[design/flow/config.mk]
export PLATFORM = sky130hd
export DESIGN_NAME = cpu_pl
export DESIGN_NICKNAME = cpu_pl
export VERILOG_FILES = /design/flow/design.v
export SDC_FILE = /design/flow/constraint.sdc
export NUM_CORES = 4
export LEC_CHECK = 0
export CAP_MARGIN = 20
export CORE_MARGIN = 2
export CORE_UTILIZATION = 9
export SLEW_MARGIN = 20
[design/flow/constraint.sdc]
create_clock -name core_clock -period 13.7 [get_ports {clk}]
set_input_delay 2.7400 -clock core_clock [delete_from_list [all_inputs] [get_ports {clk}]]
set_output_delay 2.7400 -clock core_clock [all_outputs]
set_load 0.01 [all_outputs]
[design/flow/design.v]
module add #(parameter width = 32 )
(
    input [width-1:0]a,
    input [width-1:0]b,
    output [width-1:0]c
);
    assign c=a+b;
endmodule
module mux2#(parameter width = 32)
(
    input [width-1:0]a,b,
    input sel,
    output [width-1:0]c
);
assign c = sel==0? a:b;
endmodule
module mux3#(parameter width = 32)
(
    input [width-1:0]a,b,c,
    input [1:0]sel,
    output reg[width-1:0]d
);
always@(*)
begin
    if(sel==2'b00)d=a;
    else if(sel==2'b01)d=b;
    else if(sel==2'b10)d=c;
    else d=0;
end
endmodule
`timescale 1ns / 1ps
module mux4#(parameter width = 32)
(
    input [width-1:0]a,b,c,d,
    input [1:0]sel,
    output reg[width-1:0]e
);
always@(*)
begin
    if(sel==2'b00)e=a;
    else if(sel==2'b01)e=b;
    else if(sel==2'b10)e=c;
    else e=d;
end
endmodule
`timescale 1ns / 1ps
module alu#(parameter WIDTH=32)
(
input [WIDTH-1:0]a,b,
input sel,
output wire[WIDTH-1:0]c,
output zero,
output less
    );
assign c= sel==0? a+b:a-b;
assign zero= c==0? 1:0;  
assign less= c[31]==1? 1:0;
endmodule
`timescale 1ns / 1ps
module Imm
#(parameter 
ADDI=7'b0010011,
ADD=7'b0110011,
SUB=7'b0110011,
AUIPC=7'b0010111,
JAL=7'b1101111,
JALR=7'b1100111,
BEQ=7'b1100011,
BLT=7'b1100011,
LW=7'b0000011,
SW=7'b0100011)
(
input[31:0]in,
output reg[31:0]data
    );
always@(*)
begin
    case(in[6:0])
    ADDI:begin if(~in[31])data={20'b0,in[31:20]};else data={20'b1111_1111_1111_1111_1111,in[31:20]};end
    AUIPC:data={in[31:12],12'b0};
    JAL:begin if(~in[31])data={11'b0,in[31],in[19:12],in[20],in[30:21],1'b0};else data={11'b1111_1111_111,in[31],in[19:12],in[20],in[30:21],1'b0};end
    JALR:begin if(~in[31])data={20'b0,in[31:20]};else data={20'b1111_1111_1111_1111_1111,in[31:20]};end
    BEQ:begin if(~in[31])data={19'b0,in[31],in[7],in[30:25],in[11:8],1'b0};else data={19'b1111_1111_1111_1111_111,in[31],in[7],in[30:25],in[11:8],1'b0};end 
    LW:begin if(~in[31])data={20'b0,in[31:20]};else data={20'b1111_1111_1111_1111_1111,in[31:20]};end
    SW:begin if(~in[31])data={20'b0,in[31:25],in[11:7]};else data={20'b1111_1111_1111_1111_1111,in[31:25],in[11:7]};end
    default:data=32'b0;
    endcase
end
endmodule
`timescale 1ns / 1ps
module control
#(parameter 
ADDI=7'b0010011,
ADD=7'b0110011,
JAL=7'b1101111,
BEQ=7'b1100011,
LW=7'b0000011,
SW=7'b0100011,
JALR=7'b1100111,
AUIPC=7'b0010111
)
(
input hit,
input [31:0]in,
output[31:0]ctrl
    );
reg MemWrite, MemRead, RegWrite;
reg ALUop;  
reg [1:0] RegSrc; 
reg ALUSrc; 
reg jal,beq,blt,jalr,ALUSrc0;
wire [6:0] opcode;
wire [2:0] funct3;
wire [6:0] funct7;
assign opcode=in[6:0];
assign funct3=in[14:12];
assign funct7=in[31:25];
always@(*)
begin
    case(in[6:0])
    ADDI:begin 
    MemWrite <= 0;
    MemRead <= 0; 
    RegWrite <= 1; 
    RegSrc <= 2;
    ALUSrc0 <= 0;
    ALUSrc <= 1;
    ALUop <= 0;
    jal <= 0;
    beq <= 0;
    blt <= 0;
    jalr <= 0;
    end
    ADD:begin 
    MemWrite <= 0;
    MemRead <= 0; 
    RegWrite <= 1; 
    RegSrc <= 2; 
    ALUSrc0 <= 0;
    ALUSrc <= 0;
    ALUop <= funct7==0? 0:1;
    jal <= 0;
    beq <= 0;
    blt <= 0;
    jalr <= 0;
    end
    JAL:begin
    MemWrite <= 0;
    MemRead <= 0;
    RegWrite <= 1;
    RegSrc <= 0; 
    ALUSrc0 <= 0;
    ALUSrc <= 1;
    ALUop <= 0;
    jal <= 1;
    beq <= 0;
    blt <= 0;
    jalr <= 0;
    end
    JALR:begin
    MemWrite <= 0;
    MemRead <= 0;
    RegWrite <= 1;
    RegSrc <= 0; 
    ALUSrc0 <= 0;
    ALUSrc <= 1;
    ALUop <= 0;
    jal <= 0;
    beq <= 0;
    blt <= 0;
    jalr <= 1;
    end
    BEQ:begin
    MemWrite <= 0;
    MemRead <= 0;
    RegWrite <= 0;
    RegSrc <= 0; 
    ALUSrc0 <= 0;
    ALUSrc <= 0;
    ALUop <= 1;
    jal <= 0;
    beq <= funct3==0? 1:0;
    blt <= funct3==0? 0:1;
    jalr <= 0;
    end
    LW:begin
    MemWrite <= 0;
    MemRead <= 1;
    RegWrite <= 1;
    RegSrc <= 1; 
    ALUSrc0 <= 0;
    ALUSrc <= 1;
    ALUop <= 0;
    jal <= 0;
    beq <= 0;
    blt <= 0;
    jalr <= 0;
    end
    SW:begin
    MemWrite <= 1;
    MemRead <= 0;
    RegWrite <= 0;
    RegSrc <= 0; 
    ALUSrc0 <= 0;
    ALUSrc <= 1;
    ALUop <= 0;
    jal <= 0;
    beq <= 0;
    blt <= 0;
    jalr <= 0;
    end
    AUIPC:begin
    MemWrite <= 0;
    MemRead <= 0; 
    RegWrite <= 1; 
    RegSrc <= 2;
    ALUSrc0 <= 1;
    ALUSrc <= 1;
    ALUop <= 0;
    jal <= 0;
    beq <= 0;
    blt <= 0;
    jalr <= 0;
    end
    default:begin 
    MemWrite <= 0;
    MemRead <= 0;
    RegWrite <= 0;
    RegSrc <= 0; 
    ALUSrc0 <= 0;
    ALUSrc <= 0;
    ALUop <= 0;
    jal <= 0;
    beq <= 0;
    blt <= 0;
    jalr <= 0;
    end
    endcase
end
assign ctrl={hit,3'b0,4'b0,4'b0,1'b0,RegWrite,RegSrc,2'b0,MemRead,MemWrite,blt,jalr,jal,beq,2'b0,ALUSrc0,ALUSrc,3'b0,ALUop};
endmodule
module register
#(parameter WIDTH=32)
(
input clk,we,
input [4:0]wa,ra0,ra1,ra2,
input [WIDTH-1:0]wd,
output [WIDTH-1:0]rd0,rd1,rd2
    );
reg [WIDTH-1:0] regfile[0:31];
assign rd0 = (ra0 == 0) ? 0 : ((we == 1) && (wa == ra0)) ? wd : regfile[ra0];
assign rd1 = (ra1 == 0) ? 0 : ((we == 1) && (wa == ra1)) ? wd : regfile[ra1];
assign rd2 = (ra2 == 0) ? 0 : ((we == 1) && (wa == ra2)) ? wd : regfile[ra2];
always@(posedge  clk) 
begin
    if(we && wa != 0) regfile[wa] <= wd;
end
endmodule
`timescale 1ns / 1ps
module SegmentRegister(
input[223:0]in,
input clk,rst,wr,arst,
output[31:0]ctrl,pc,pc4,a,b,ir,imm
    );
reg[223:0]out;
always@(posedge clk, posedge arst)
begin
    if(arst)out<=0;
    else if(rst)out<=0;
    else if(!wr)out<=in;
    else out<=out;
end
assign imm=out[31:0];
assign ir=out[63:32];
assign b=out[95:64];
assign a=out[127:96];
assign pc4=out[159:128];
assign pc=out[191:160];
assign ctrl=out[223:192];
endmodule
`timescale 1ns / 1ps
module PCregister(
input[31:0]a,
input clk,rst,wr,
output [31:0]b
    );
reg[31:0]PC;
always@(posedge clk,posedge rst)
begin
    if(rst)PC<=32'b0000_0000_0000_0000_0011_0000_0000_0000;
    else if(!wr)PC<=a;
end
assign b=PC;
endmodule
`timescale 1ns / 1ps
module Forwarding_Unit(
    input EX_MEM_RegWrite,
    input MEM_WB_RegWrite,
    input [4:0] ID_EX_RegRs1,
    input [4:0] ID_EX_RegRs2,
    input [4:0] EX_MEM_RegRd,
    input [4:0] MEM_WB_RegRd,
    output [1:0]ForwardA,
    output [1:0]ForwardB
    );
reg [1:0]Reg_ForwardA;
reg [1:0]Reg_ForwardB;
always@(*)
begin
    if(EX_MEM_RegWrite && (EX_MEM_RegRd != 0)
      && (EX_MEM_RegRd == ID_EX_RegRs1) )
       Reg_ForwardA <= 1;
    else if(MEM_WB_RegWrite && (MEM_WB_RegRd != 0)
      && (MEM_WB_RegRd == ID_EX_RegRs1)&&~(EX_MEM_RegWrite && (EX_MEM_RegRd!=0)&&(EX_MEM_RegRd==ID_EX_RegRs1)) )
       Reg_ForwardA <= 2;
    else 
       Reg_ForwardA <= 0;
end
always@(*)
begin
     if(EX_MEM_RegWrite && (EX_MEM_RegRd != 0)
      && (EX_MEM_RegRd == ID_EX_RegRs2) )
       Reg_ForwardB <= 1;
     else if(MEM_WB_RegWrite && (MEM_WB_RegRd != 0)
      && (MEM_WB_RegRd == ID_EX_RegRs2)&&~(EX_MEM_RegWrite && (EX_MEM_RegRd!=0)&&(EX_MEM_RegRd==ID_EX_RegRs2)) )
       Reg_ForwardB <= 2;
     else 
       Reg_ForwardB <= 0;
end
assign ForwardA = Reg_ForwardA;
assign ForwardB = Reg_ForwardB;
endmodule
`timescale 1ns / 1ps
module Hazard_Detection_Unit(
    input [4:0] IF_ID_RegRs1,
    input [4:0] IF_ID_RegRs2,
    input [4:0] ID_EX_RegRd,
    input ID_EX_MemRead,
    output reg stop,rst
    );
    always@(*)
    begin
    if(ID_EX_MemRead&&((IF_ID_RegRs1!=0&&IF_ID_RegRs1==ID_EX_RegRd)||(IF_ID_RegRs2!=0&&IF_ID_RegRs2==ID_EX_RegRd)))
    begin
    stop=1'b1;
    rst=1'b1;
    end
    else
    begin
    stop=1'b0;
    rst=1'b0;
    end
    end
endmodule
`timescale 1ns / 1ps
module BHT(
input clk,
input rst,
input [31:0] pc,
input [31:0] brpc_update,
input [31:0] prepc_update,
input is_br_jal,
input really,
output reg [31:0] pcout,
output hit);
reg [1:0] ptr;
reg [31:0] brpc[0:3];
reg [31:0] prepc[0:3];
reg [1:0] state[0:3];
integer i;
assign hit=((pc==brpc[0])&state[0][1])|((pc==brpc[1])&state[1][1])|((pc==brpc[2])&state[2][1])|((pc==brpc[3])&state[3][1]);
always@(*)
begin
   if((pc==brpc[0]) && state[0][1])
      pcout=prepc[0];
   else if((pc==brpc[1]) && state[1][1])
      pcout=prepc[1];
   else if((pc==brpc[2]) && state[2][1])
      pcout=prepc[2];
   else if((pc==brpc[3]) && state[3][1])
      pcout=prepc[3];
   else
      pcout=pc;
end
always@(posedge clk or posedge rst)
begin
   if(rst)
   begin
      ptr<=0;
      for(i=0;i<4;i=i+1)
      begin
         brpc[i]<=0;
         prepc[i]<=0;
         state[i]<=0;
      end
   end
   else if(is_br_jal)
   begin
      if(really)
      begin
         if(brpc_update==brpc[0])
         begin
            case(state[0])
            2'b00:state[0]<=2'b01;
            2'b01:state[0]<=2'b11;
            2'b10:state[0]<=2'b11;
            2'b11:state[0]<=2'b11;
            endcase
         end
         else if(brpc_update==brpc[1])
         begin
            case(state[1])
            2'b00:state[1]<=2'b01;
            2'b01:state[1]<=2'b11;
            2'b10:state[1]<=2'b11;
            2'b11:state[1]<=2'b11;
            endcase
         end
         else if(brpc_update==brpc[2])
         begin
            case(state[2])
            2'b00:state[2]<=2'b01;
            2'b01:state[2]<=2'b11;
            2'b10:state[2]<=2'b11;
            2'b11:state[2]<=2'b11;
            endcase
         end
         else if(brpc_update==brpc[3])
         begin
            case(state[3])
            2'b00:state[3]<=2'b01;
            2'b01:state[3]<=2'b11;
            2'b10:state[3]<=2'b11;
            2'b11:state[3]<=2'b11;
            endcase
         end
         else
         begin
            brpc[ptr]<=brpc_update;
            prepc[ptr]<=prepc_update;
            state[ptr]<=2'b01;
            ptr<=ptr+2'b1;
         end
      end
      else
      begin
         if(brpc_update==brpc[0])
         begin
            case(state[0])
            2'b00:state[0]<=2'b00;
            2'b01:state[0]<=2'b00;
            2'b10:state[0]<=2'b00;
            2'b11:state[0]<=2'b10;
            endcase
         end
         else if(brpc_update==brpc[1])
         begin
            case(state[1])
            2'b00:state[1]<=2'b00;
            2'b01:state[1]<=2'b00;
            2'b10:state[1]<=2'b00;
            2'b11:state[1]<=2'b10;
            endcase
         end
         else if(brpc_update==brpc[2])
         begin
            case(state[2])
            2'b00:state[2]<=2'b00;
            2'b01:state[2]<=2'b00;
            2'b10:state[2]<=2'b00;
            2'b11:state[2]<=2'b10;
            endcase
         end
         else if(brpc_update==brpc[3])
         begin
            case(state[3])
            2'b00:state[3]<=2'b00;
            2'b01:state[3]<=2'b00;
            2'b10:state[3]<=2'b00;
            2'b11:state[3]<=2'b10;
            endcase
         end
      end
   end
end
endmodule
`timescale 1ns / 1ps
module cache(
input clk,
input rst,
input [7:0]cpu_req_addr,
input cpu_req_rw,
input cpu_req_valid,
input [31:0]cpu_data_write,
output reg [31:0]cpu_data_read,
output reg cpu_ready,
output reg [7:0]mem_req_addr,
output reg mem_req_rw,
output reg mem_req_valid,
output reg [127:0]mem_data_write,
input [127:0]mem_data_read,
input mem_ready
);
parameter V = 133;
parameter D = 132;
parameter TagMSB = 131;
parameter TagLSB = 128;
parameter BlockMSB = 127;
parameter BlockLSB = 0 ;
parameter IDLE=0;
parameter CompareTag=1;
parameter Allocate=2;
parameter WriteBack=3;
parameter RST=4;
reg [133:0] cache_data[0:3];            
reg [2:0]state,next_state;
wire hit;
wire [1:0]cpu_req_index;
wire [3:0]cpu_req_tag;
wire [1:0]cpu_req_offset;
assign cpu_req_offset=cpu_req_addr[1:0];
assign cpu_req_index=cpu_req_addr[3:2];
assign cpu_req_tag=cpu_req_addr[7:4];
integer i;
always@(posedge clk,posedge rst)
if(rst)
begin
    state<=RST;
end
else
    state<=next_state;
always@(*)
case(state)
    RST:next_state=IDLE;
    IDLE:if(cpu_req_valid)
            next_state=CompareTag;
         else
            next_state=IDLE;
    CompareTag:if(hit)
                   next_state=IDLE;
               else if(cache_data[cpu_req_index][V:D]==2'b11)                
                   next_state=WriteBack;
               else 
                   next_state=Allocate;
    Allocate:if(mem_ready)
                   next_state=CompareTag;
             else
                   next_state=Allocate;
    WriteBack:if(mem_ready)
                   next_state=Allocate;
              else
                   next_state=WriteBack;
      default:next_state=IDLE;
endcase
assign hit = cache_data[cpu_req_index][V]&(cache_data[cpu_req_index][TagMSB:TagLSB]==cpu_req_tag)? 1:0;
always@(posedge clk,posedge rst)
if(rst)
begin
    cpu_ready<=1'b0;
    mem_req_valid<=1'b0;
end
else if(state==RST)
    ;
else if(state==IDLE)
    begin
    cpu_ready<=1'b0;
    mem_req_valid<=1'b0;
    end
else if(state==CompareTag)
    cpu_ready<=hit;
else if(state==Allocate)
    mem_req_valid<=~mem_ready;
else if(state==WriteBack)
    mem_req_valid<=~mem_ready;
else
begin
    cpu_ready<=1'b0;
    mem_req_valid<=1'b0;
end
always@(posedge clk)
if(state==RST)
    for(i=0;i<4;i=i+1)
        cache_data[i]<=0; 
else if(state==CompareTag)
    if(hit)
        if(cpu_req_rw==1'b0)               
        begin
            cpu_data_read<=cache_data[cpu_req_index][cpu_req_offset*32 +:32];
        end
        else                                
        begin
            cache_data[cpu_req_index][cpu_req_offset*32 +:32]=cpu_data_write;
            cache_data[cpu_req_index][D]=1'b1;
        end
    else
        ;
else if(state==Allocate)                  
    if(!mem_ready)
    begin
        mem_req_addr<={cpu_req_addr[7:2],2'b00};
        mem_req_rw<=1'b0;
    end
    else
    begin
        cache_data[cpu_req_index][BlockMSB:BlockLSB]<=mem_data_read;
        cache_data[cpu_req_index][V:D]<=2'b10;
        cache_data[cpu_req_index][TagMSB:TagLSB]<=cpu_req_tag;
    end
else if(state==WriteBack)                           
    if(!mem_ready)
    begin
        mem_req_addr<={cache_data[cpu_req_index][TagMSB:TagLSB],cpu_req_index,2'b00};
        mem_req_rw<=1'b1;
        mem_data_write<=cache_data[cpu_req_index][BlockMSB:BlockLSB];
    end
endmodule
`timescale 1ns / 1ps
module MMU
#(
parameter WriteMiss=0,
parameter WriteHit=1,
parameter ReadHit=2,
parameter ReadMiss=3,
parameter WriteDirtyMiss=4,
parameter ReadDirtyMiss=5
)
(
input [7:0]a,
input [31:0]d,
input clk,
input we,
output [31:0]spo,
input re,
output stop,
input rst,
output [7:0]mem_req_addr,
output mem_req_rw,
output mem_req_valid,
output [127:0]mem_data_write,
input [127:0]mem_data_read,
input mem_ready
    );
wire [31:0]cpu_data_read;
wire cpu_ready;
wire cpu_req_valid;
assign spo = cpu_data_read;
assign cpu_req_valid = (re|we)&~cpu_ready;
assign stop = ~cpu_ready&(re|we);
cache cache(.clk(clk),
.rst(rst),
.cpu_req_addr(a),
.cpu_req_rw(we),
.cpu_req_valid(cpu_req_valid),
.cpu_data_write(d),
.cpu_data_read(cpu_data_read),
.cpu_ready(cpu_ready),
.mem_req_addr(mem_req_addr),
.mem_req_rw(mem_req_rw),
.mem_req_valid(mem_req_valid),
.mem_data_write(mem_data_write),
.mem_data_read(mem_data_read),
.mem_ready(mem_ready));
endmodule
`timescale 1ns / 1ps
module  cpu_pl (
  input clk,
  input rst,
  output [7:0] imem_addr,
  input [31:0] imem_data,
  output [7:0] mem_req_addr,
  output mem_req_rw,
  output mem_req_valid,
  output [127:0] mem_data_write,
  input [127:0] mem_data_read,
  input mem_ready,
  output [7:0] io_addr,
  output [31:0] io_dout,
  output io_we,
  input [31:0] io_din
);
wire [31:0] pc, pcd, ir, pcin, pce, a, b, imm, ctrl, y, bm, ctrlm, yw, mdr, ctrlw;
wire [4:0] rd, rdm, rdw;
wire wait_stop; 
wire [31:0]hit_nouse0,nouse1,nouse2,nouse3,nouse4,nouse5,nouse6;
wire [31:0]ir0,pc4;
wire [31:0]pcsrc; 
reg [1:0]pcsel;
wire stop,rst_IF_ID;
wire[31:0]pc4d;
wire [31:0]brpc_update,prepc_update,pcout,pcin0,pc_error0,pc_error1,pc_jalr;
wire is_br_jal;
wire really,hit;
BHT BHT_jump(clk,rst,pc,brpc_update,prepc_update,is_br_jal,really,pcout,hit);
assign brpc_update = pce;
assign prepc_update = pcsrc;
assign is_br_jal = ctrl[8]|ctrl[9]|ctrl[11];
mux2 pcmux(pc4,pcout,hit,pcin0);
mux4 pcmux1(pcin0,pc_error0,pc_error1,pc_jalr,pcsel,pcin);
PCregister PC(pcin,clk,rst,stop|wait_stop,pc);
add pcadd(pc,32'b0100,pc4);
assign imem_addr = pc[9:2];
assign ir0 = imem_data;
SegmentRegister IF_ID({hit,31'b0,pc,pc4,32'b0,32'b0,ir0,32'b0},clk,rst_IF_ID,stop|wait_stop,rst,hit_nouse0,pcd,pc4d,nouse1,nouse2,ir,nouse3);
wire RegWrite,rst_ID_EX,rst_ID_EX0,rst_ID_EX1;
wire [31:0]wd,rd1,rd2,immd,ctrld,pc4e,ire;
wire [31:0]rs2_or_imm,alunum1,alunum2,aluresult,irm,irw,rs1_or_pc;
wire [31:0]rf_nouse;
register registerfile(clk,RegWrite,rdw,5'b0,ir[19:15],ir[24:20],wd,rf_nouse,rd1,rd2);
Imm Immnumber(ir,immd);
control Control(hit_nouse0[31],ir,ctrld);
SegmentRegister ID_EX(wait_stop ? {ctrl,pce,pc4e,alunum1,alunum2,ire,imm} : {ctrld,pcd,pc4d,rd1,rd2,ir,immd},
    clk,rst_ID_EX,1'b0,rst,ctrl,pce,pc4e,a,b,ire,imm);
assign rd=ire[11:7];
Hazard_Detection_Unit Hazard_Detection(ir[19:15],ir[24:20],ire[11:7],ctrl[13],stop,rst_ID_EX0);
wire [1:0]afwd,bfwd;
wire zero,less;
wire [31:0]pc4m;
wire jalr;
mux2 rd2_imm(alunum2,imm,ctrl[4],rs2_or_imm);
add addar(pce,imm,pcsrc);
mux3 fwda(a,y,wd,afwd,alunum1);
mux3 fwdb(b,y,wd,bfwd,alunum2);
mux2 rs1_pc(alunum1,pce,ctrl[5],rs1_or_pc);
Forwarding_Unit forwarding_unit(ctrlm[18],ctrlw[18],ire[19:15],ire[24:20],irm[11:7],irw[11:7],afwd,bfwd);
alu ALU(rs1_or_pc,rs2_or_imm,ctrl[0],aluresult,zero,less);
assign rst_ID_EX1 = ((really&~ctrl[31])|(~really&ctrl[31])|jalr);
assign rst_ID_EX = (rst_ID_EX0|rst_ID_EX1)&(~wait_stop);
assign rst_IF_ID = ((really&~ctrl[31])|(~really&ctrl[31])|jalr)&(~wait_stop);
assign jalr = ctrl[10];
assign pc_jalr = aluresult;
assign pc_error0 = pc4e;
assign pc_error1 = pcsrc;
always@(*)
begin
    if(jalr)
    pcsel<=2'b11;
    else if(~really&ctrl[31])
    pcsel<= 2'b01;
    else if(really&~ctrl[31])
    pcsel <= 2'b10;
    else
    pcsel <= 2'b00;
end
assign really = (zero&ctrl[8])|ctrl[9]|(ctrl[11]&less);
SegmentRegister EX_MEM({ctrl,32'b0,pc4e,aluresult,alunum2,ire,32'b0},clk,1'b0,wait_stop,rst,ctrlm,nouse4,pc4m,y,bm,irm,nouse5);
assign rdm=irm[11:7];
wire [31:0]lw_data,pc4w,bmw;
wire mem_write;
assign mem_write=ctrlm[12]&~y[10];
MMU Dmmu(.a(y[9:2]),.d(bm),.clk(clk),.we(mem_write),.spo(lw_data),.re(ctrlm[13]&~y[10]),.stop(wait_stop),.rst(rst),
    .mem_req_addr(mem_req_addr),.mem_req_rw(mem_req_rw),.mem_req_valid(mem_req_valid),
    .mem_data_write(mem_data_write),.mem_data_read(mem_data_read),.mem_ready(mem_ready));
SegmentRegister MEM_WB({ctrlm,bm,pc4m,lw_data,y,irm,32'b0},clk,wait_stop,1'b0,rst,ctrlw,bmw,pc4w,mdr,yw,irw,nouse6);
assign rdw=irw[11:7];
wire [31:0]wrdata;
mux2 mdr_or_io(mdr,io_din,yw[10],wrdata);
mux3 rfwd(pc4w,wrdata,yw,ctrlw[17:16],wd);
assign RegWrite=ctrlw[18];
assign io_addr=yw[7:0];
assign io_dout=bmw;
assign io_we=yw[10]&ctrlw[12];
endmodule
[design/flow/run.sh]
#!/bin/bash
# the make line also repeats each setting of config.mk as NAME=value (left out here)
make -C /OpenROAD-flow-scripts/flow DESIGN_CONFIG=/design/flow/config.mk WORK_HOME=/design/flow/orfs CLKGATE_MAP_FILE= finish
==> CHANGELOG.md, run 1 <==
### Implementation results

- Post-place setup slack: about 1.8 ns
- Slew @ Worst Pin: between 1 and 1.5 ns
- CTS Buf Count: 282
- Initial antenna violation count: around 120
- First-pass GRT wire length: 724000 um
- Port buffer count: 379
- Post-synth EDFFs: 1191
- Comb pwr share: 34.0%
- Synth cell count leaders: edfxtp_1 (1191), nand2_1 (1040), dfrtp_1 (824)
- Cell variety after synth: 99
- Syn. warnings: 16
- Die area: 1360000 um^2
- Pin count of the biggest net entering global routing: 199
- Critical path destination: PC.PC[25]
- Basic Gates by Area: 7.80%
- Post-Syn Area: 122000 um^2
- P_seq: roughly 10 mW
- Largest logic family: multiplexers
- Sw Share: 38.8%
- Worst-Skew Late Latency: just over 0.9 ns
- Cell taking the most area after synthesis: edfxtp_1
- Nets: 10.1k
- Gr usage total: 7.39%
- Crit path launch: io_din[4]
- Crit path required time: 14.46 ns
- Core ar.: 1350000 um^2
- Drt first pass iters: 7
- Reg clk slew, reported paths: 0.06 ns
- Biggest area cells: edfxtp_1 (29%), dfrtp_1 (17%), mux4_2 (15%)
- Clock root buffer: clkbuf_16
- Time the worst path needs with I/O delays and setup: 11.02 ns
- WHS Endpoint: MEM_WB.out[104]
- Max VDD drop: 0.000130 V
- Pwr/cell area: between 150 and 200 nW/um^2
- Pins Over Slew Limit: 0
- Die Ht: about 1200 um
- Hold slack: around 0.45 ns
- Achievable clock frequency: 0.0908 GHz
- Final Cell Area: 157000 um^2
- CP Depth: 28
- Site Rows: 427
- Slew Limit Headroom: 16.0%
- R2r setup slk: 3.43 ns
- Crit path DAT: 11.77 ns
- Synth-to-Final Area Change: 28.5%
- Clock buffer depth: 4
- Hold Crit Class: reg -> reg
- Avg WL per Cell: 18.9 um
- Ys cells: 9677
- Clock network power: 7.55 mW
- Average cell area after synthesis: 12.6 um^2
- Reg2reg start: MEM_WB.out[208]
- Max-area cell share: 29.3%
- Ys async rst share: 32.4%
- R2R cell count: 30
- M3 GR Usage: under 10%
- Status: complete, no violations
- Seq cells post-synth: 2554
- Remaining Overflow, GRT: 0
- Post-cts resize count: 0
- Remaining DRCs: 0
- Synth Area in Adders: 0.792%
- CP delay by family, top: AND-OR/OR-AND gates
- Synth Instances: 9677
- GP Congestion: between 0.8 and 0.9
- Psw: around 11 mW
- CTS Sinks: 2554
- Dominant flop cell: edfxtp_1
- Hold depth: 1
- Chip Area, Yosys: approximately 120000 um^2
- Power share of the sequential group: 38.2%
- Fin crit share: between 80% and 90%
- Post-Route WL: ~530000 um
- Vias in the first global route: slightly below 90k
- Worst-path maximum fanout: 12
- Top power group: registers
- Met1 Track Usage GR: 9.28%
- Antenna viol nets, final: 0
- Area fraction in mux cells: 19.3%
- FF-to-FF End: PC.PC[25]
- Fin worst setup slack: ~2.7 ns
- Hold Vio Cnt, Final: 0
- Crit path capture type: flip-flop
- Post-DP HPWL: 369000 um
- Clock power share: 27.8%
- Log Warnings: 57
- Met2 GRT Util: 11.4%
- DRT iter0 DRCs: 11.9k
- IO Pins: between 300 and 400
- Die X: 1170 um
- Slowest library cell on the worst path: a221oi_1
- XOR-XNOR Cells, Area Fraction: 2.81%
- Startpoint Class: input port
- Internal: ~17 mW
- Crit Path Class: in -> reg
- Via count: 89.5k
- WP buf/inv: 2
- Complex Gates by Area: 11.1%
- Hold Startpoint: Dmmu.cache.cpu_data_read[8]
- Max-cap viol count: 0
- Most common cell in the netlist: edfxtp_1
- Register share after synthesis: a little under three fifths
- Post-CTS Setup Repair Bufs: 0
- Final setup fails: 0
- CP peak stage delay: approximately 0.75 ns
- Depth of the CTS H-tree: 5
- CTS tree: yes
- Layout Skew: 0.0943 ns
- Vias per inst: 3.18
- Area after DPL: 147000 um^2
- Busiest grt layer: met2
- Leak: between 50 and 60 nW
- RSZ-0062 raised after global routing: no
- Floorplan Utilization: 9.02%
- CTS Hold Bufs: 0
- Combinational power: 9.23 mW
[cell type report]
class / count / area (um^2)
multi-input combinational: 6256 / 51600
timing repair buffer: 636 / 5930
clock buffer: 388 / 8070
clock inverter: 112 / 916
tap: 18000 / 22500
fill: 153000 / 1190000
antenna: 57 / 143
inverter: 88 / 339
sequential: 2554 / 67300
[through the flow]
step / setup TNS [ns] / cells / util, % / power (mW)
final: 0 / 28100 / 11.6 / 27.2
after global routing: 0 / 28100 / 11.6 / 28.0
after CTS: 0 / 28000 / 11.6 / 27.0
after detailed placement: 0 / 27500 / 10.9 / 19.5
after global placement: 0 / 27500 / 10.9 / 19.4
after floorplan: -326.26 / 9711 / - / 15.2
[per-layer routing]
metal,wire length (um),vias up
met5,263,-
met4,35200,46
met3,53800,1294
met2,235000,5702
met1,207000,45900
li1,-,36600
==> inputs of run 2 (changes only) <==
- CORE_UTILIZATION: 9 -> 71
- CTS_CLUSTER_SIZE: default -> 15
- GPL_TIMING_DRIVEN: default -> 1
- PLACE_DENSITY: default -> 0.7
- clock period: 13.7 -> 6.55 ns (I/O delays scaled with it)
==> run 2 against run 1 <==
The run now fails in 5_1_grt; die size decreased by 87%; synthesized area unchanged; synthesized cell count unchanged.
==> CHANGELOG.md, run 2 <==
### Metrics

- Biggest area cells: edfxtp_1 (29%), dfrtp_1 (17%), mux4_2 (15%) (unchanged)
- Chip Area, Yosys: 122000 um^2 (unchanged)
- Seq cells post-synth: 2554 (unchanged)
- Ys async rst share: 32.4% (unchanged)
- IO Pins: 382 (unchanged)
- Post-Syn Area: 122000 um^2 (unchanged)
- Post-DP HPWL: 357000 um (was 369000 um)
- XOR-XNOR Cells, Area Fraction: 2.81% (unchanged)
- Area fraction in mux cells: 19.3% (unchanged)
- Max-area cell share: 29.3% (unchanged)
- Status: aborted with a tool error (was complete, no violations)
- Ys cells: 9677 (unchanged)
- Die X: 418 um (was 1170 um)
- Die Ht: 418 um (was 1170 um)
- Synth Instances: 9677 (unchanged)
- Core ar.: 171000 um^2 (was 1350000 um^2)
- Port buffer count: 379 (unchanged)
- Site Rows: 152 (was 427)
- Cell variety after synth: 99 (unchanged)
- Most common cell in the netlist: edfxtp_1 (unchanged)
- Dominant flop cell: edfxtp_1 (unchanged)
- Placed cell count: 12.3k (was 27.5k)
- Tool Error: [ERROR GRT-0116] Global routing finished with congestion. Check the congestion regions in the DRC Viewer.
- Gr usage total: between 80% and 90%
- Cell taking the most area after synthesis: edfxtp_1 (unchanged)
- CTS Buf Count: 275 (was 282)
- Die area: 175000 um^2 (was 1360000 um^2)
- Remaining Overflow, GRT: 3621
- Synth Area in Adders: 0.792% (unchanged)
- Floorplan Utilization: 71.3% (was 9.02%)
- Register share after synthesis: 55.1% (unchanged)
- Synth cell count leaders: edfxtp_1 (1191), nand2_1 (1040), dfrtp_1 (824) (unchanged)
- Average cell area after synthesis: 12.6 um^2 (unchanged)
- Basic Gates by Area: 7.80% (unchanged)
- Depth of the CTS H-tree: 5 (unchanged)
- Largest logic family: multiplexers (unchanged)
- GP Congestion: 1.04 (was 0.887)
- Clock root buffer: clkbuf_16 (unchanged)
- Clock buffer depth: 4 (unchanged)
- Stopped at: 5_1_grt
- Complex Gates by Area: 11.1% (unchanged)
- CTS Sinks: 2554 (unchanged)
- CTS Hold Bufs: 0 (unchanged)
- Syn. warnings: 16 (unchanged)
- Post-synth EDFFs: 1191 (unchanged)
-- run 2: per-stage QoR --
step	worst slack [ns]	power [mW]	instance area (um^2)
4_1_cts	-0.976	60.9	143000
3_5_place_dp	-1.91	43.8	132000
3_3_place_gp	-1.88	42.8	132000
2_1_floorplan	-6.12	32.1	123000
-- run 2: what timing repair did --
action / CTS
setup endpoints to repair: 578
cloned: 18
pin swaps: 62
gates resized: 152
buffers inserted: 38
-- run 2: metal layers --
layer  track usage, %  overflow
met2             98.8      1665
met1             87.4       492
met4             87.2       961
met3             75.6       452
met5             53.0        51
==> inputs of run 3 (changes only) <==
- CORE_UTILIZATION: 71 -> 70
- CTS_CLUSTER_SIZE: 15 -> 55
- GPL_TIMING_DRIVEN: 1 -> default
- HOLD_SLACK_MARGIN: default -> 0.28
- PLACE_DENSITY: 0.7 -> default
- PLACE_DENSITY_LB_ADDON: default -> 0.05
- SETUP_SLACK_MARGIN: default -> 1.34
- SLEW_MARGIN: 20 -> 0
- TNS_END_PERCENT: default -> 5
- clock period: 6.55 -> 5.13 ns (I/O delays scaled with it)
==> run 3 against run 2 <==
The run again fails in 5_1_grt; synthesized area unchanged; synthesized cell count unchanged; die size up 1.4%.
==> CHANGELOG.md, run 3 <==
### Metrics

- CTS Buf Count: 275 (unchanged)
- Seq cells post-synth: 2554 (unchanged)
- Gr usage total: 87.1%
- Clock buffer depth: 4 (unchanged)
- Core ar.: 173000 um^2 (was 171000 um^2)
- Die X: 421 um (was 418 um)
- Clock root buffer: clkbuf_16 (unchanged)
- CTS Sinks: 2554 (unchanged)
- XOR-XNOR Cells, Area Fraction: 2.81% (unchanged)
- Depth of the CTS H-tree: 5 (unchanged)
- Area fraction in mux cells: 19.3% (unchanged)
- Status: aborted with a tool error (unchanged)
- Ys cells: 9677 (unchanged)
- Site Rows: 153 (was 152)
- Synth cell count leaders: edfxtp_1 (1191), nand2_1 (1040), dfrtp_1 (824) (unchanged)
- IO Pins: 382 (unchanged)
- CTS Hold Bufs: 0 (unchanged)
- Post-Syn Area: 122000 um^2 (unchanged)
- Floorplan Utilization: 70.3% (was 71.3%)
- Average cell area after synthesis: 12.6 um^2 (unchanged)
- Post-DP HPWL: 347000 um (was 357000 um)
- Register share after synthesis: 55.1% (unchanged)
- Synth Instances: 9677 (unchanged)
- Biggest area cells: edfxtp_1 (29%), dfrtp_1 (17%), mux4_2 (15%) (unchanged)
- Port buffer count: 379 (unchanged)
- Placed cell count: 12.5k (was 12.3k)
- Chip Area, Yosys: 122000 um^2 (unchanged)
- Ys async rst share: 32.4% (unchanged)
- Stopped at: 5_1_grt (unchanged)
- Post-synth EDFFs: 1191 (unchanged)
- Dominant flop cell: edfxtp_1 (unchanged)
- Die area: 178000 um^2 (was 175000 um^2)
- Syn. warnings: 16 (unchanged)
- GP Congestion: 1.04 (about the same)
- Die Ht: 421 um (was 418 um)
- Synth Area in Adders: 0.792% (unchanged)
- Cell variety after synth: 99 (unchanged)
- Most common cell in the netlist: edfxtp_1 (unchanged)
- Tool Error: [ERROR GRT-0116] Global routing finished with congestion. Check the congestion regions in the DRC Viewer. (unchanged)
- Complex Gates by Area: 11.1% (unchanged)
- Remaining Overflow, GRT: 8615
- Basic Gates by Area: 7.80% (unchanged)
- Max-area cell share: 29.3% (unchanged)
- Largest logic family: multiplexers (unchanged)
- Cell taking the most area after synthesis: edfxtp_1 (unchanged)
## run 3: layer usage
layer | GRT usage (%) | GRT overflow
met1 | 91.9 | 3272
met2 | 97.9 | 2391
met3 | 75.4 | 1690
met4 | 78.7 | 1057
met5 | 57.6 | 205
## run 3: through the flow
step                      area, um^2  setup WS, ns
after floorplan               122000         -7.25
after global placement        133000         -3.53
after detailed placement      133000         -3.49
after CTS                     144000         -2.25
## run 3: what timing repair did
| item | in CTS |
|---|---|
| setup buffers | 62 |
| pin swaps | 141 |
| gates resized | 339 |
| endpoints found under the setup margin | 1191 |
| gates cloned | 11 |
==> inputs of run 4 (changes only) <==
- ABC_AREA: default -> 1
- CELL_PAD_IN_SITES_DETAIL_PLACEMENT: default -> 2
- CORE_ASPECT_RATIO: default -> 0.65
- CORE_UTILIZATION: 70 -> 15
- CTS_CLUSTER_DIAMETER: default -> 301
- CTS_CLUSTER_SIZE: 55 -> default
- GPL_ROUTABILITY_DRIVEN: default -> 1
- GPL_TIMING_DRIVEN: default -> 1
- HOLD_SLACK_MARGIN: 0.28 -> 0.24
- MAX_ROUTING_LAYER: default -> met5
- MIN_ROUTING_LAYER: default -> met2
- PLACE_DENSITY: default -> 0.87
- PLACE_DENSITY_LB_ADDON: 0.05 -> default
- SETUP_SLACK_MARGIN: 1.34 -> 2.72
- SLEW_MARGIN: 0 -> 40
- clock period: 5.13 -> 9.5 ns (I/O delays scaled with it)
==> run 4 against run 3 <==
The run again fails in 5_1_grt; synthesized area grew 6.9%; die size grew to 4.9 times the previous value; synthesized cell count grew 62%.
==> CHANGELOG.md, run 4 <==
### Metrics

- Status: aborted with a tool error (unchanged)
- Stopped at: 5_1_grt (unchanged)
- Tool Error: [ERROR GRT-0116] Global routing finished with congestion. Check the congestion regions in the DRC Viewer. (unchanged)
- Cell taking the most area after synthesis: edfxtp_1 (unchanged)
- Ys async rst share: 32.4% (unchanged)
- Biggest area cells: edfxtp_1 (27%), dfrtp_1 (16%), o21ai_0 (12%) (was edfxtp_1 (29%), dfrtp_1 (17%), mux4_2 (15%))
- Core ar.: 868000 um^2 (was 173000 um^2)
- Area after DPL: 148000 um^2 (was 133000 um^2)
- Die X: 1160 um (was 421 um)
- Port buffer count: 379 (unchanged)
- Largest logic family: AND-OR/OR-AND gates (was multiplexers)
- Cell variety after synth: 73 (was 99)
- Dominant flop cell: edfxtp_1 (unchanged)
- Synth cell count leaders: o21ai_0 (3166), nand2_1 (1924), a21oi_1 (1787) (was edfxtp_1 (1191), nand2_1 (1040), dfrtp_1 (824))
- Basic Gates by Area: 12.8% (was 7.80%)
- Post-DP HPWL: 618000 um (was 347000 um)
- Ys cells: 15.7k (was 9677)
- Die area: 877000 um^2 (was 178000 um^2)
- Complex Gates by Area: 24.9% (was 11.1%)
- CTS Sinks: 2554 (unchanged)
- Seq cells post-synth: 2554 (unchanged)
- Post-place setup slack: -0.157 ns (was -3.49 ns)
- Clock buffer depth: 4 (unchanged)
- Remaining Overflow, GRT: 13.0k
- Synth Instances: 15.7k (was 9677)
- Synth Area in Adders: 0.741% (was 0.792%)
- Depth of the CTS H-tree: 5 (unchanged)
- Register share after synthesis: 51.5% (was 55.1%)
- GP Congestion: 1.10 (was 1.04)
- Area fraction in mux cells: 0% (was 19.3%)
- Max-area cell share: 27.4% (was 29.3%)
- Post-Syn Area: 130000 um^2 (was 122000 um^2)
- Average cell area after synthesis: 8.30 um^2 (was 12.6 um^2)
- Chip Area, Yosys: 130000 um^2 (was 122000 um^2)
- Floorplan Utilization: 15.0% (was 70.3%)
- Post-synth EDFFs: 1191 (unchanged)
- Gr usage total: 42.5%
- Most common cell in the netlist: o21ai_0 (was edfxtp_1)
- Site Rows: 276 (was 153)
- Syn. warnings: 16 (unchanged)
- CTS Hold Bufs: 0 (unchanged)
- CTS Buf Count: 273 (was 275)
- XOR-XNOR Cells, Area Fraction: 1.44% (was 2.81%)
- IO Pins: 382 (unchanged)
- Clock root buffer: clkbuf_16 (unchanged)
- Die Ht: 756 um (was 421 um)
==> run 4: repair_timing <==
| action | CTS |
|---|---|
| gates cloned | 9 |
| pin swaps | 168 |
| resized | 576 |
| buffers inserted | 114 |
| endpoints found under the setup margin | 590 |
==> run 4: metrics by stage <==
stage / std cells / setup TNS (ns)
2_1_floorplan: 15700 / -3107.71
3_3_place_gp: 26900 / 0
3_5_place_dp: 26900 / -1.02
4_1_cts: 27500 / 0
==> run 4: routing by layer <==
metal | global-route usage, % | overflow
met5 | 33.5 | 856
met4 | 34.9 | 2341
met3 | 47.3 | 5669
met2 | 43.2 | 4138
met1 | - | -
==> inputs of run 5 (changes only) <==
- ABC_AREA: 1 -> default
- CELL_PAD_IN_SITES_DETAIL_PLACEMENT: 2 -> default
- CORE_ASPECT_RATIO: 0.65 -> default
- CORE_UTILIZATION: 15 -> 58
- CTS_CLUSTER_DIAMETER: 301 -> default
- CTS_CLUSTER_SIZE: default -> 57
- GPL_ROUTABILITY_DRIVEN: 1 -> default
- HOLD_SLACK_MARGIN: 0.24 -> default
- MAX_ROUTING_LAYER: met5 -> default
- MIN_ROUTING_LAYER: met2 -> default
- PLACE_DENSITY: 0.87 -> default
- PLACE_DENSITY_LB_ADDON: default -> 0.0
- SETUP_SLACK_MARGIN: 2.72 -> 1.45
- SLEW_MARGIN: 40 -> 20
- TNS_END_PERCENT: 5 -> default
- clock period: 9.5 -> 5.15 ns (I/O delays scaled with it)
==> run 5 against run 4 <==
The layout now fails its checks (setup timing); synthesized cell count fell by 38%; synthesized area fell by 6.4%; die size fell by 76%.
==> CHANGELOG.md, run 5 <==
### Implementation results

- Status: failed layout checks (was aborted with a tool error)
- Failed Checks: setup timing
- R2r setup slk: -2.45 ns
- Cell taking the most area after synthesis: edfxtp_1 (unchanged)
- Avg WL per Cell: 34.6 um
- Register share after synthesis: 55.1% (was 51.5%)
- Clock power share: 26.4%
- CP delay by family, top: simple AND/OR/NAND/NOR gates
- Dominant flop cell: edfxtp_1 (unchanged)
- Via count: 93.7k
- P_seq: 27.2 mW
- Vias per inst: 6.90
- Die area: 214000 um^2 (was 877000 um^2)
- Synth-to-Final Area Change: 19.2%
- Pins Over Slew Limit: 0
- CTS Hold Bufs: 0 (unchanged)
- GP Congestion: 1.04 (was 1.10)
- Vias in the first global route: 91.5k
- CTS Sinks: 2554 (unchanged)
- Fill cells: 14.6k
- Syn. warnings: 16 (unchanged)
- Synth cell count leaders: edfxtp_1 (1191), nand2_1 (1040), dfrtp_1 (824) (was o21ai_0 (3166), nand2_1 (1924), a21oi_1 (1787))
- Antenna viol nets, final: 0
- Remaining Overflow, GRT: 0
- Post-Syn Area: 122000 um^2 (was 130000 um^2)
- FF-to-FF End: BHT_jump.brpc[2][27]
- Crit path DAT: 8.37 ns
- Log Warnings: 64
- Most common cell in the netlist: edfxtp_1 (was o21ai_0)
- Pwr/cell area: 535 nW/um^2
- Fin crit share: 148%
- Crit path capture type: flip-flop
- Power share of the sequential group: 34.9%
- Worst-path maximum fanout: 32
- Clock root buffer: clkbuf_16 (unchanged)
- Time the worst path needs with I/O delays and setup: 7.60 ns
- Post-synth EDFFs: 1191 (unchanged)
- Fin worst setup slack: -2.45 ns
- First-pass GRT wire length: ~670000 um
- Ys async rst share: 32.4% (unchanged)
- CP peak stage delay: slightly above 0.4 ns
- Die X: 463 um (was 1160 um)
- Max-area cell share: 29.3% (was 27.4%)
- Floorplan Utilization: 58.3% (was 15.0%)
- Post-Route WL: 470000 um
- Sw Share: 38.0%
- Biggest area cells: edfxtp_1 (29%), dfrtp_1 (17%), mux4_2 (15%) (was edfxtp_1 (27%), dfrtp_1 (16%), o21ai_0 (12%))
- Hold Startpoint: Dmmu.cache.cpu_data_read[26]
- WHS Endpoint: MEM_WB.out[122]
- Synth Area in Adders: 0.792% (was 0.741%)
- Crit path required time: 5.92 ns
- Pin count of the biggest net entering global routing: 243
- WP buf/inv: 10
- Port buffer count: 379 (unchanged)
- RSZ-0062 raised after global routing: yes
- Power, Total: 77.8 mW
- Final setup fails: 595
- Core ar.: 209000 um^2 (was 868000 um^2)
- Synth Instances: 9677 (was 15.7k)
- Post-DP HPWL: 314000 um (was 618000 um)
- Combinational power: 30.1 mW
- Average cell area after synthesis: 12.6 um^2 (was 8.30 um^2)
- Leak: 54.7 nW
- Largest logic family: multiplexers (was AND-OR/OR-AND gates)
- Crit Path Class: reg -> reg
- Initial antenna violation count: 38
- Setup TNS: -1299.90 ns
- Most frequent CP cell: buf_4
- Clock network power: 20.6 mW
- Clock buffer depth: 4 (unchanged)
- Ys cells: 9677 (was 15.7k)
- Critical path destination: BHT_jump.brpc[2][27]
- Max-cap viol count: 0
- XOR-XNOR Cells, Area Fraction: 2.81% (was 1.44%)
- Internal: roughly 48 mW
- Basic Gates by Area: 7.80% (was 12.8%)
- Slew @ Worst Pin: 1.26 ns
- Psw: 29.5 mW
- Drt first pass iters: 9
- Gr usage total: around 43%
- Crit path launch: MEM_WB.out[41]
- CP Depth: 33
- DRT iter0 DRCs: between 10k and 15k
- Site Rows: 168 (was 276)
- R2R cell count: 33
- Chip Area, Yosys: 122000 um^2 (was 130000 um^2)
- Max VDD drop: 0.000501 V
- CTS Buf Count: 285 (was 273)
- Remaining DRCs: 0
- Top power group: combinational logic
- Complex Gates by Area: 11.1% (was 24.9%)
- Slew Limit Headroom: 15.6%
- Hold Crit Class: reg -> reg
- Area fraction in mux cells: 19.3% (was 0%)
- Die Ht: 463 um (was 756 um)
- Layout Skew: 0.0918 ns
- Cell variety after synth: 99 (was 73)
- Startpoint Class: flip-flop
- Hold Vio Cnt, Final: 0
- Slowest library cell on the worst path: or3_4
- Worst-Skew Late Latency: 0.96 ns
- Nets: 10.8k
- Depth of the CTS H-tree: 5 (unchanged)
- Achievable clock frequency: between 0.1 and 0.15 GHz
- Seq cells post-synth: 2554 (unchanged)
- Reg clk slew, reported paths: 0.06 ns
- Hold depth: 1
- Reg2reg start: MEM_WB.out[41]
- CTS tree: yes
- Comb pwr share: 38.7%
- IO Pins: 382 (unchanged)
[run 5: cell type report]
cell class              count  area, um^2  area share, %
repair buffers           1363       12800           8.83
diodes                     24        60.1         0.0413
inverters                  88         339          0.233
well taps                2805        3510           2.41
clock buffers             375        8020           5.51
flip-flops and latches   2554       67200           46.2
multi-input cells        6259       52200           35.9
clock inverters           117        1210          0.829
[run 5: through the flow]
step / utilization, % / instance area (um^2) / std cells / setup slack [ns] / hold WS [ns]
after floorplan: - / 123000 / 9711 / -7.24 / 0.423
after global placement: 64.4 / 135000 / 13000 / -3.33 / 0.430
after detailed placement: 64.4 / 135000 / 13000 / -3.26 / 0.433
after global routing: 69.5 / 145000 / 13600 / -2.70 / 0.459
final: 69.5 / 145000 / 13600 / -2.45 / 0.444
after CTS: 69.2 / 145000 / 13500 / -2.33 / 0.447
[run 5: repair_timing]
action | CTS | global route
gates resized | 94 | 36
cloned | 10 | 7
setup buffers | 33 | 14
setup endpoints to repair | 1225 | 1236
pin swaps | 39 | 10
hold endpoints to repair | 0 | 0
[run 5: per-layer routing]
metal	global-route usage [%]	share of wire (%)	vias up
met3	10.5	12	1501
li1	-	-	38000
met4	26.4	7.9	20
met5	0	0.027	-
met2	64.4	44	6963
met1	57.6	36	47200
==> inputs of run 6 (changes only) <==
- CAP_MARGIN: 20 -> 40
- CELL_PAD_IN_SITES_DETAIL_PLACEMENT: default -> 2
- CELL_PAD_IN_SITES_GLOBAL_PLACEMENT: default -> 1
- CORE_ASPECT_RATIO: default -> 0.95
- CORE_UTILIZATION: 58 -> 40
- CTS_CLUSTER_SIZE: 57 -> default
- GPL_TIMING_DRIVEN: 1 -> default
- HOLD_SLACK_MARGIN: default -> 0.15
- PLACE_DENSITY_LB_ADDON: 0.0 -> default
- SETUP_SLACK_MARGIN: 1.45 -> default
- clock period: 5.15 -> 9.18 ns (I/O delays scaled with it)
==> run 6 against run 5 <==
Now clean on timing, DRC and antenna; first-iteration DRC count down 31%; setup slack better by 2.7 ns; sequential power down 43%.
==> CHANGELOG.md, run 6 <==
### Implementation results

- Slew Limit Headroom: 16.2% (was 15.6%)
- Top power group: combinational logic (unchanged)
- Remaining Overflow, GRT: 0 (unchanged)
- Log Warnings: 68 (was 64)
- FF-to-FF End: PC.PC[10] (was BHT_jump.brpc[2][27])
- GP Congestion: 0.940 (was 1.04)
- Slowest library cell on the worst path: clkdlybuf4s50_1 (was or3_4)
- Leak: 52.9 nW (was 54.7 nW)
- Crit path capture type: flip-flop (unchanged)
- Post-Route WL: 536000 um (was 470000 um)
- Dominant flop cell: edfxtp_1 (unchanged)
- CP peak stage delay: 0.56 ns (was 0.41 ns)
- Reg clk slew, reported paths: 0.06 ns (about the same)
- Post-Syn Area: 122000 um^2 (unchanged)
- Vias in the first global route: 98.8k (was 91.5k)
- Synth Instances: 9677 (unchanged)
- Cell variety after synth: 99 (unchanged)
- Port buffer count: 379 (unchanged)
- CP delay by family, top: simple AND/OR/NAND/NOR gates (unchanged)
- Worst-path maximum fanout: 14 (was 32)
- Startpoint Class: input port (was flip-flop)
- Area fraction in mux cells: 19.3% (unchanged)
- Power share of the sequential group: 35.3% (was 34.9%)
- Nets: 10.5k (was 10.8k)
- Clock network power: 12.2 mW (was 20.6 mW)
- Hold Startpoint: Dmmu.cache.cpu_data_read[13] (was Dmmu.cache.cpu_data_read[26])
- Hold depth: 1 (unchanged)
- IO Pins: 382 (unchanged)
- WHS Endpoint: MEM_WB.out[109] (was MEM_WB.out[122])
- Remaining DRCs: 0 (unchanged)
- Syn. warnings: 16 (unchanged)
- Chip Area, Yosys: 122000 um^2 (unchanged)
- Crit Path Class: in -> reg (was reg -> reg)
- Reg2reg start: MEM_WB.out[42] (was MEM_WB.out[41])
- Synth-to-Final Area Change: 18.1% (was 19.2%)
- Hold Vio Cnt, Final: 0 (unchanged)
- Post-place setup slack: -0.814 ns (was -3.26 ns)
- Internal: 26.6 mW (was 48.3 mW)
- Clock power share: 27.9% (was 26.4%)
- Pin count of the biggest net entering global routing: 203 (was 243)
- Depth of the CTS H-tree: 5 (unchanged)
- Pwr/cell area: 302 nW/um^2 (was 535 nW/um^2)
- R2R cell count: 33 (unchanged)
- Crit path launch: io_din[0] (was MEM_WB.out[41])
- Most common cell in the netlist: edfxtp_1 (unchanged)
- Slew @ Worst Pin: 1.26 ns (about the same)
- Drt first pass iters: 6 (was 9)
- Max-cap viol count: 0 (unchanged)
- Cell taking the most area after synthesis: edfxtp_1 (unchanged)
- Biggest area cells: edfxtp_1 (29%), dfrtp_1 (17%), mux4_2 (15%) (unchanged)
- Site Rows: 197 (was 168)
- Complex Gates by Area: 11.1% (unchanged)
- R2r setup slk: 0.42 ns (was -2.45 ns)
- Crit path DAT: 9.73 ns (was 8.37 ns)
- P_seq: 15.4 mW (was 27.2 mW)
- Clock root buffer: clkbuf_16 (unchanged)
- Crit path required time: 10.01 ns (was 5.92 ns)
- Most frequent CP cell: buf_4 (unchanged)
- Seq cells post-synth: 2554 (unchanged)
- Comb pwr share: 36.8% (was 38.7%)
- Layout Skew: 0.0657 ns (was 0.0918 ns)
- Avg WL per Cell: 36.9 um (was 34.6 um)
- CTS tree: yes (unchanged)
- First-pass GRT wire length: 760000 um (was 666000 um)
- Post-DP HPWL: 361000 um (was 314000 um)
- Wire length on met1: 214000 um (was 170000 um)
- Antenna viol nets, final: 0 (unchanged)
- Via count: 92.2k (was 93.7k)
- Critical path destination: PC.PC[10] (was BHT_jump.brpc[2][27])
- Floorplan Utilization: 40.2% (was 58.3%)
- Register share after synthesis: 55.1% (unchanged)
- Sw Share: 39.0% (was 38.0%)
- Status: complete, no violations (was failed layout checks)
- Combinational power: 16.0 mW (was 30.1 mW)
- Fill cells: 29.2k (was 14.6k)
- Post-CTS Setup Repair Bufs: 0 (was 33)
- Psw: 17.0 mW (was 29.5 mW)
- Fin worst setup slack: 0.286 ns (was -2.45 ns)
- Clock buffer depth: 4 (unchanged)
- Ys async rst share: 32.4% (unchanged)
- CTS Buf Count: 293 (was 285)
- WP buf/inv: 7 (was 10)
- Max-area cell share: 29.3% (unchanged)
- DRT iter0 DRCs: 10.1k (was 14.7k)
- CTS Sinks: 2554 (unchanged)
- Die area: 309000 um^2 (was 214000 um^2)
- Average cell area after synthesis: 12.6 um^2 (unchanged)
- Post-synth EDFFs: 1191 (unchanged)
- Power, Total: 43.5 mW (was 77.8 mW)
- DR WL met2: 249000 um (was 208000 um)
- Final setup fails: 0 (was 595)
- CP Depth: 36 (was 33)
- XOR-XNOR Cells, Area Fraction: 2.81% (unchanged)
- Synth Area in Adders: 0.792% (unchanged)
- Pins Over Slew Limit: 0 (unchanged)
- Die X: 571 um (was 463 um)
- Met3 wire length: 39600 um (was 55100 um)
- Die Ht: 542 um (was 463 um)
- Max VDD drop: 0.000238 V (was 0.000501 V)
- Fin crit share: 96.9% (was 148%)
- Ys cells: 9677 (unchanged)
- Achievable clock frequency: 0.112 GHz
- Core ar.: 303000 um^2 (was 209000 um^2)
- Top Layer Used: met5 (unchanged)
- Synth cell count leaders: edfxtp_1 (1191), nand2_1 (1040), dfrtp_1 (824) (unchanged)
- Gr usage total: 34.2% (was 43.2%)
- Worst-Skew Late Latency: 0.94 ns (was 0.96 ns)
- RSZ-0062 raised after global routing: no (was yes)
- Initial antenna violation count: 76 (was 38)
- Vias per inst: 6.34 (was 6.90)
- Largest logic family: multiplexers (unchanged)
- Time the worst path needs with I/O delays and setup: 8.89 ns
- Basic Gates by Area: 7.80% (unchanged)
- Hold Crit Class: reg -> reg (unchanged)
-- run 6: layout make-up --
cell class	count	area [um^2]	area share, %
diodes	27	67.6	0.0469
clock buffers	392	8210	5.70
clock inverters	138	1500	1.04
inverters	88	337	0.234
multi-input cells	6256	51600	35.8
flip-flops and latches	2554	67300	46.7
well taps	4079	5100	3.54
repair buffers	996	9940	6.90
-- run 6: repair_timing --
item	CTS	global route
hold buffers	0	0
endpoints found under the setup margin	0	27
resized	0	9
-- run 6: metal layers --
| layer | vias to the layer above | track usage [%] |
|---|---|---|
| met5 | - | 0 |
| met4 | 30 | 18.5 |
| met3 | 1047 | 6.37 |
| met2 | 4204 | 54.0 |
| met1 | 49600 | 44.7 |
| li1 | 37300 | - |
-- run 6: metrics by stage --
step | area (um^2) | cells | utilization [%] | setup TNS [ns] | hold WS, ns
after global placement | 132000 | 13900 | 43.6 | -77.30 | 0.434
after detailed placement | 134000 | 14000 | 44.2 | -162.59 | 0.448
after floorplan | 122000 | 9711 | - | -3308.16 | 0.423
after global routing | 144000 | 14500 | 47.4 | 0 | 0.476
after CTS | 144000 | 14500 | 47.3 | 0 | 0.457
final | 144000 | 14500 | 47.5 | 0 | 0.456
==> inputs of run 7 (changes only) <==
- CAP_MARGIN: 40 -> 20
- CELL_PAD_IN_SITES_DETAIL_PLACEMENT: 2 -> default
- CELL_PAD_IN_SITES_GLOBAL_PLACEMENT: 1 -> default
- CORE_ASPECT_RATIO: 0.95 -> default
- CORE_UTILIZATION: 40 -> 65
- GPL_TIMING_DRIVEN: default -> 1
- HOLD_SLACK_MARGIN: 0.15 -> default
- SETUP_SLACK_MARGIN: default -> 1.59
- clock period: 9.18 -> 6.23 ns (I/O delays scaled with it)
==> run 7 against run 6 <==
The layout now fails its checks (setup timing); critical path depth fell by 1; clock-buffer cell count shrank 7; die size shrank 38%; power is 48% higher; clock skew increased by 0.031 ns; core utilization rose by 29 points; non-clock buffer count rose by 229; synthesized cell count unchanged; final area shrank 0.19%; highest routed layer unchanged.
==> CHANGELOG.md, run 7 <==
### Implementation results

- Setup TNS: -663.12 ns (was 0 ns)
- Combinational power: 25.0 mW (was 16.0 mW)
- Sw Share: 38.7% (was 39.0%)
- Area after DPL: 133000 um^2 (was 134000 um^2)
- Time the worst path needs with I/O delays and setup: ~7.6 ns
- Placed cell count: 12.5k (was 14.0k)
- R2R cell count: 35 (was 33)
- Basic Gates by Area: 7.80% (unchanged)
- Achievable clock frequency: ~0.13 GHz
- Site Rows: 159 (was 197)
- Ys cells: 9677 (unchanged)
- Storage cell area: 67200 um^2 (was 67300 um^2)
- Seq cells post-synth: 2554 (unchanged)
- CTS tree: yes (unchanged)
- FF-to-FF End: PC.PC[31] (was PC.PC[10])
- Fin crit share: 122% (was 96.9%)
- Cell taking the most area after synthesis: edfxtp_1 (unchanged)
- Hold depth: 1 (unchanged)
- Chip Area, Yosys: 122000 um^2 (unchanged)
- WHS Endpoint: MEM_WB.out[103] (was MEM_WB.out[109])
- Dominant flop cell: edfxtp_1 (unchanged)
- Crit Path Class: reg -> reg (was in -> reg)
- Most common cell in the netlist: edfxtp_1 (unchanged)
- Remaining Overflow, GRT: 0 (unchanged)
- Slew @ Worst Pin: 1.38 ns (was 1.26 ns)
- Crit path capture type: flip-flop (unchanged)
- Hold slack: 0.447 ns (was 0.456 ns)
- Top power group: combinational logic (unchanged)
- Fin worst setup slack: -1.37 ns (was 0.286 ns)
- Psw: 24.8 mW (was 17.0 mW)
- P_seq: 22.6 mW (was 15.4 mW)
- Logic area: 52500 um^2 (was 51600 um^2)
- CTS Sinks: 2554 (unchanged)
- Status: failed layout checks (was complete, no violations)
- Die area: 191000 um^2 (was 309000 um^2)
- Post-Syn Area: 122000 um^2 (unchanged)
- Log Warnings: 85 (was 68)
- Worst-path maximum fanout: 8 (was 14)
- IO Pins: 382 (unchanged)
- Worst-Skew Late Latency: 0.99 ns (was 0.94 ns)
- Fill cells: 11.0k (was 29.2k)
- Power share of the sequential group: 35.1% (was 35.3%)
- Slew Limit Headroom: 8.06% (was 16.2%)
- Antenna viol nets, final: 0 (unchanged)
- Ys async rst share: 32.4% (unchanged)
- Area fraction in mux cells: 19.3% (unchanged)
- Gr usage total: 50.9% (was 34.2%)
- Initial antenna violation count: 69 (was 76)
- Pin count of the biggest net entering global routing: 227 (was 203)
- Via count: 98.2k (was 92.2k)
- Vias in the first global route: 96.5k (was 98.8k)
- Internal: 39.4 mW (was 26.6 mW)
- Clock root buffer: clkbuf_16 (unchanged)
- Critical path destination: PC.PC[31] (was PC.PC[10])
- Die X: 437 um (was 571 um)
- Avg WL per Cell: 37.6 um (was 36.9 um)
- Layout Cells excl Fill: 13.1k (was 14.5k)
- Most frequent CP cell: buf_6 (was buf_4)
- Die Ht: 437 um (was 542 um)
- Max-cap viol count: 0 (unchanged)
- Clock power share: 26.0% (was 27.9%)
- Vias per inst: 7.48 (was 6.34)
- Drt first pass iters: 14 (was 6)
- CP peak stage delay: 0.43 ns (was 0.56 ns)
- Slowest library cell on the worst path: dfrtp_1 (was clkdlybuf4s50_1)
- Synth Area in Adders: 0.792% (unchanged)
- Post-synth EDFFs: 1191 (unchanged)
- Biggest area cells: edfxtp_1 (29%), dfrtp_1 (17%), mux4_2 (15%) (unchanged)
- Clock network power: 16.7 mW (was 12.2 mW)
- Pins Over Slew Limit: 0 (unchanged)
- Remaining DRCs: 0 (unchanged)
- Final Cell Area: 144000 um^2 (about the same)
- RSZ-0062 raised after global routing: yes (was no)
- Synth-to-Final Area Change: 17.8% (was 18.1%)
- Leak: 54.0 nW (was 52.9 nW)
- Depth of the CTS H-tree: 5 (unchanged)
- Pwr/cell area: 447 nW/um^2 (was 302 nW/um^2)
- Hold Vio Cnt, Final: 0 (unchanged)
- CP delay by family, top: simple AND/OR/NAND/NOR gates (unchanged)
- Largest logic family: multiplexers (unchanged)
- R2r setup slk: -1.37 ns (was 0.42 ns)
- WP buf/inv: 8 (was 7)
- Core ar.: 187000 um^2 (was 303000 um^2)
- Average cell area after synthesis: 12.6 um^2 (unchanged)
- Final setup fails: 578 (was 0)
- GP Congestion: 1.06 (was 0.940)
- Port buffer count: 379 (unchanged)
- Max-area cell share: 29.3% (unchanged)
- XOR-XNOR Cells, Area Fraction: 2.81% (unchanged)
- Hold Startpoint: Dmmu.cache.cpu_data_read[7] (was Dmmu.cache.cpu_data_read[13])
- Comb pwr share: 38.9% (was 36.8%)
- Clock buffer depth: 4 (unchanged)
- Synth Instances: 9677 (unchanged)
- DRT iter0 DRCs: 17.3k (was 10.1k)
- Complex Gates by Area: 11.1% (unchanged)
- Startpoint Class: flip-flop (was input port)
- Post-place setup slack: -1.99 ns (was -0.814 ns)
- Post-Route WL: 494000 um (was 536000 um)
- Reg2reg start: MEM_WB.out[42] (unchanged)
- CTS Buf Count: 280 (was 293)
- Failed Checks: setup timing
- Floorplan Utilization: 65.2% (was 40.2%)
- Syn. warnings: 16 (unchanged)
- First-pass GRT wire length: 693000 um (was 760000 um)
- Crit path required time: 7.07 ns (was 10.01 ns)
- Crit path DAT: 8.43 ns (was 9.73 ns)
- Register share after synthesis: 55.1% (unchanged)
- Crit path launch: MEM_WB.out[42] (was io_din[0])
- Max VDD drop: 0.000363 V (was 0.000238 V)
- Post-DP HPWL: 301000 um (was 361000 um)
- Synth cell count leaders: edfxtp_1 (1191), nand2_1 (1040), dfrtp_1 (824) (unchanged)
- Cell variety after synth: 99 (unchanged)
- Layout Skew: 0.0967 ns (was 0.0657 ns)
- Nets: 10.7k (was 10.5k)
- Reg clk slew, reported paths: 0.07 ns (was 0.06 ns)
- CP Depth: 35 (was 36)
- Hold Crit Class: reg -> reg (unchanged)
[run 7: per-layer routing]
layer  vias to the layer above  share of wire [%]  global-route usage, %
li1                      37700                  -                      -
met1                     47700                 31                   61.5
met2                      9640                 43                   73.6
met3                      3064                 15                   18.7
met4                        52                 11                   41.1
met5                         -               0.10                  0.630
[run 7: final cells by class]
| class | instances | area share [%] |
|---|---|---|
| flip-flops and latches | 2554 | 46.8 |
| multi-input cells | 6258 | 36.5 |
| repair buffers | 1225 | 8.06 |
| clock buffers | 385 | 5.43 |
| well taps | 2495 | 2.17 |
| clock inverters | 91 | 0.729 |
| inverters | 88 | 0.236 |
| diodes | 42 | 0.0731 |
[run 7: through the flow]
| step | power (mW) | util [%] |
|---|---|---|
| detailed placement | 45.5 | 70.9 |
| finish | 64.3 | 76.8 |
| global route | 65.4 | 76.8 |
| CTS | 62.5 | 76.0 |
| global placement | 45.1 | 70.9 |
| floorplan | 33.8 | - |
[run 7: timing repair]
action | CTS | global route
hold buffers | 0 | 0
resized | 78 | 175
endpoints found under the hold margin | 0 | 0
buffers inserted | 32 | 26
setup endpoints to repair | 1140 | 1173
pin swaps | 49 | 85
cloned | 10 | 21
Power figures rest on the tool's default switching activity, not on a simulated workload.
